==> run K: inputs <==
==> flow/design.v (excerpt) <==
module median
#(
    parameter MEM_DATA_WIDTH = 32,
    parameter LUT_ADDR_WIDTH = 10,  
    parameter MEM_ADDR_WIDTH = 10,  
    parameter PIXEL_DATA_WIDTH = 8,
    parameter IMG_WIDTH  = 320,
    parameter IMG_HEIGHT = 320
)(
    input clk,  
    input rst_n,  
    input [31:0] word0,
    input [31:0] word1,
    input [31:0] word2,
    output [PIXEL_DATA_WIDTH-1:0] pixel1,
    output [PIXEL_DATA_WIDTH-1:0] pixel2,
    output [PIXEL_DATA_WIDTH-1:0] pixel3,
    output [PIXEL_DATA_WIDTH-1:0] pixel4,
    output [LUT_ADDR_WIDTH-1:0] raddr_a,
    output [LUT_ADDR_WIDTH-1:0] raddr_b,
    output [LUT_ADDR_WIDTH-1:0] raddr_c,
    output [MEM_ADDR_WIDTH-1:0] waddr
);
==> flow/config.mk <==
export PLATFORM = sky130hd
export DESIGN_NAME = median
export DESIGN_NICKNAME = median
export VERILOG_FILES = /design/flow/design.v
export SDC_FILE = /design/flow/constraint.sdc
export NUM_CORES = 4
export LEC_CHECK = 0
export ABC_AREA = 1
export CAP_MARGIN = 15
export CELL_PAD_IN_SITES_DETAIL_PLACEMENT = 1
export CELL_PAD_IN_SITES_GLOBAL_PLACEMENT = 1
export CORE_ASPECT_RATIO = 0.58
export CORE_MARGIN = 2
export CORE_UTILIZATION = 40
export CTS_CLUSTER_DIAMETER = 181
export HOLD_SLACK_MARGIN = 0.09
export MAX_ROUTING_LAYER = met4
export MIN_ROUTING_LAYER = met1
export SETUP_SLACK_MARGIN = 5.0
export SLEW_MARGIN = 20
==> flow/constraint.sdc <==
create_clock -name core_clock -period 30.0 [get_ports {clk}]
set_input_delay 6.0000 -clock core_clock [delete_from_list [all_inputs] [get_ports {clk}]]
set_output_delay 6.0000 -clock core_clock [all_outputs]
set_load 0.01 [all_outputs]
run.sh (not shown) runs the stock make flow with config.mk's settings and CLKGATE_MAP_FILE=.
==> inputs of run C, as changes to run K <==
Settings changed: ABC_AREA 1 to default, CAP_MARGIN 15 to 20, CELL_PAD_IN_SITES_DETAIL_PLACEMENT 1 to default, CELL_PAD_IN_SITES_GLOBAL_PLACEMENT 1 to default, CORE_ASPECT_RATIO 0.58 to default, CTS_CLUSTER_DIAMETER 181 to default, HOLD_SLACK_MARGIN 0.09 to default, MAX_ROUTING_LAYER met4 to default, MIN_ROUTING_LAYER met1 to default, SETUP_SLACK_MARGIN 5.0 to default.
==> inputs of run A, as changes to run K <==
Settings changed: CAP_MARGIN 15 to 20, CELL_PAD_IN_SITES_DETAIL_PLACEMENT 1 to default, CELL_PAD_IN_SITES_GLOBAL_PLACEMENT 1 to default, CORE_ASPECT_RATIO 0.58 to default, CORE_UTILIZATION 40 to 71, CTS_CLUSTER_DIAMETER 181 to 46, CTS_CLUSTER_SIZE from default to 75, HOLD_SLACK_MARGIN 0.09 to default, MIN_ROUTING_LAYER met1 to default, SETUP_SLACK_MARGIN 5.0 to default.
==> flow/constraint.sdc (replaced) <==
create_clock -name core_clock -period 17.9 [get_ports {clk}]
set_input_delay 3.5800 -clock core_clock [delete_from_list [all_inputs] [get_ports {clk}]]
set_output_delay 3.5800 -clock core_clock [all_outputs]
set_load 0.01 [all_outputs]
==> qor summary <==
|  | run A | run C | run K |
|---|---|---|---|
| Status | stopped before the end | complete, no violations | complete, no violations |
| Last stage reached | global routing | - | - |
| Total routed wirelength | - | 83700 um | 93800 um |
| Number of vias after detailed routing | - | 24000 | 25400 |
| Core area | 30700 um^2 | 57700 um^2 | 54700 um^2 |
| Sequential standard cell area | - | 3130 um^2 | 3130 um^2 |
| Placed Instances | 4276 | 3995 | 4412 |
| Synthesized cell area | 22300 um^2 | 23400 um^2 | 22300 um^2 |
| Instance count on the critical path | - | 91 | 89 |
| Post-CTS repair timing setup buffer count | 52 | 0 | 17 |
| Critical Path Source | - | word0[29] | word0[29] |
| Slowest cell on crit path | - | sky130_fd_sc_hd__clkdlybuf4s50_1 | sky130_fd_sc_hd__clkdlybuf4s50_1 |
| Antenna Violating Nets Remaining | - | 0 | 0 |
| Worst Clk Skew | - | 0.0145 ns | 0.0123 ns |
| Number of max-slew violations in the final report | - | 0 | 0 |
| Wire length on met3 | - | 4900 um | 6350 um |
| Flip-flop and latch share of the layout cell area | - | 11.6% | 11.7% |

==> job 4675 <==
median again, from the RTL that the note above started with.
==> flow/config.mk <==
export PLATFORM = sky130hd
export DESIGN_NAME = median
export DESIGN_NICKNAME = median
export VERILOG_FILES = /design/flow/design.v
export SDC_FILE = /design/flow/constraint.sdc
export NUM_CORES = 4
export LEC_CHECK = 0
export ABC_AREA = 1
export CAP_MARGIN = 0
export CORE_MARGIN = 2
export CORE_UTILIZATION = 70
export CTS_CLUSTER_DIAMETER = 209
export CTS_CLUSTER_SIZE = 74
export HOLD_SLACK_MARGIN = 0.28
export SETUP_SLACK_MARGIN = -0.89
export SLEW_MARGIN = 20
==> flow/constraint.sdc <==
create_clock -name core_clock -period 16.9 [get_ports {clk}]
set_input_delay 3.3800 -clock core_clock [delete_from_list [all_inputs] [get_ports {clk}]]
set_output_delay 3.3800 -clock core_clock [all_outputs]
set_load 0.01 [all_outputs]
==> inputs of job 5886, as changes to job 4675 <==
- CAP_MARGIN: 0 -> 20
- CORE_UTILIZATION: 70 -> 52
- CTS_CLUSTER_DIAMETER: 209 -> default
- CTS_CLUSTER_SIZE: 74 -> 95
- HOLD_SLACK_MARGIN: 0.28 -> default
- SETUP_SLACK_MARGIN: -0.89 -> default
==> flow/constraint.sdc (replaced) <==
create_clock -name core_clock -period 27.1 [get_ports {clk}]
set_input_delay 5.4200 -clock core_clock [delete_from_list [all_inputs] [get_ports {clk}]]
set_output_delay 5.4200 -clock core_clock [all_outputs]
set_load 0.01 [all_outputs]
==> ds_physical_params.txt <==
Summary of implementation characteristics

Parameter                              Value

Outcome
  Error that stopped the run    [ERROR GRT-0232] Routing congestion too high. Check the congestion heatmap in the GUI.
  Stopped at    5_1_grt
  Run status    did not finish

Floorplan
  Core area    31500 µm²
  Chip area    33300 µm²
  Placement row count    65
  Init Core Util    0.708
  Vert. Die Dim    182 µm

GRT
  Met3 capacity usage during global routing    0.573
  GR Layer Usage met1    0.762

Placement
  Placed Cells    4305
The numbers above come from job 4675.

==> ds_physical_params.txt <==
Implementation parameters

Parameter                              Value

Outcome
  Run status    finished clean

Critical path
  Reg-to-reg slack, setup    18930 ps

GRT
  GR Layer Usage met1    0.421
  Global-route wire length before repair    116 mm
  Met3 capacity usage during global routing    0.0508

Floorplan
  Init Core Util    0.529
  Chip area    44500 µm²
  Core area    42100 µm²
  Vert. Die Dim    211 µm

Yosys
  Adder-cell area share of the yosys netlist    0.244

Placement
  Placed Cells    4206
The numbers above come from job 5886.


==> v2 <==
Starting RTL as in the previous note.
// median
module median
#(
    parameter MEM_DATA_WIDTH = 32,
    parameter LUT_ADDR_WIDTH = 10,  
    parameter MEM_ADDR_WIDTH = 10,  
    parameter PIXEL_DATA_WIDTH = 8,
    parameter IMG_WIDTH  = 320,
    parameter IMG_HEIGHT = 320
)(
    input clk,  
    input rst_n,  
    input [31:0] word0,
    input [31:0] word1,
    input [31:0] word2,
    output [PIXEL_DATA_WIDTH-1:0] pixel1,
    output [PIXEL_DATA_WIDTH-1:0] pixel2,
    output [PIXEL_DATA_WIDTH-1:0] pixel3,
    output [PIXEL_DATA_WIDTH-1:0] pixel4,
    output [LUT_ADDR_WIDTH-1:0] raddr_a,
    output [LUT_ADDR_WIDTH-1:0] raddr_b,
    output [LUT_ADDR_WIDTH-1:0] raddr_c,
    output [MEM_ADDR_WIDTH-1:0] waddr
);
Settings: LEC_CHECK=0, CAP_MARGIN=5, CORE_MARGIN=2, CORE_UTILIZATION=68, CTS_CLUSTER_DIAMETER=48, CTS_CLUSTER_SIZE=40, SLEW_MARGIN=20; clock period 17.4 ns.
==> inputs of v1, as changes to v2 <==
CAP_MARGIN = 35   (was 5)
CORE_UTILIZATION = 40   (was 68)
CTS_CLUSTER_DIAMETER = 44   (was 48)
CTS_CLUSTER_SIZE = unset   (was 40)
SETUP_SLACK_MARGIN = 5.0   (was unset)
==> flow/constraint.sdc (replaced) <==
create_clock -name core_clock -period 30.0 [get_ports {clk}]
set_input_delay 6.0000 -clock core_clock [delete_from_list [all_inputs] [get_ports {clk}]]
set_output_delay 6.0000 -clock core_clock [all_outputs]
set_load 0.01 [all_outputs]
==> comparison <==
v2 stopped in clock tree synthesis (4_1_cts). v1 finished with timing, DRC and antenna clean. In area after synthesis, v2 and v1 do not differ. Between v1 and v2, the lower die size is in v2 (gap 68%, measured against v2). In synthesized cell count, v2 and v1 do not differ.
==> figures <==
                                                                                                     v2              v1
Post-DP Area                                                                                  31700 um2       26400 um2
Parity-gate share of the synthesized area counting xor and xnor cells                             2.81%           2.81%
Fraction of the core area occupied by cells at floorplan                                          69.3%           40.5%
Total die area                                                                                35800 um2       60300 um2
Weighted congestion reported at the end of routability-driven placement                            1.14           0.981
Core footprint                                                                                33700 um2       57700 um2
Post-place setup slack                                                                         -5.65 ns        0.428 ns
Cell Rows                                                                                            67              88
DIE WIDTH                                                                                        189 um          246 um
Vert. Die Dim                                                                                    189 um          246 um
Number of placed instances, taps included                                                          4357            3990
Result of the run                                                             aborted with a tool error  finished clean
Stage where the flow stopped                                             clock tree synthesis (4_1_cts)               -
Placed wire-length estimate after detailed placement                                           86300 um        70300 um

==> inputs of job 1204 <==
Starting RTL as in the previous note.
export LEC_CHECK = 0
export ABC_AREA = 1
export CAP_MARGIN = 20
export CORE_MARGIN = 2
export CORE_UTILIZATION = 59
export CTS_CLUSTER_DIAMETER = 347
export CTS_CLUSTER_SIZE = 95
export SLEW_MARGIN = 20
create_clock -name core_clock -period 16.3 [get_ports {clk}]
==> job 3974 (differences from job 1204) <==
- ABC_AREA: 1 -> unset
- CORE_UTILIZATION: 59 -> 68
- CTS_CLUSTER_DIAMETER: 347 -> 47
- CTS_CLUSTER_SIZE: 95 -> 42
==> flow/constraint.sdc (replaced) <==
create_clock -name core_clock -period 16.2 [get_ports {clk}]
set_input_delay 3.2400 -clock core_clock [delete_from_list [all_inputs] [get_ports {clk}]]
set_output_delay 3.2400 -clock core_clock [all_outputs]
set_load 0.01 [all_outputs]
==> flow_metrics.tcl <==
# metrics dict for downstream scripts
set metrics [dict create \
    status "did not finish" \
    firstError "[ERROR DPL-0038] Utilization greater than 100%, impossible to legalize" \
    synthCells 3090 \
    top_logic_kind "AND-OR/OR-AND gates" \
    pre_cts_ws_ns -6.81 \
    mux_share_pct 9.41 \
    place.gp.congestion 1.11 \
    haltStage "clock tree synthesis (4_1_cts)" \
]
[end of results for job 3974]
==> flow_metrics.tcl <==
# flow metrics
set metrics [dict create \
    status "failed layout checks" \
    pre_cts_ws_ns -2.26 \
    setup_slack_ns -2.73 \
    violations "setup timing" \
    setup_viol 8 \
]
[end of results for job 1204]
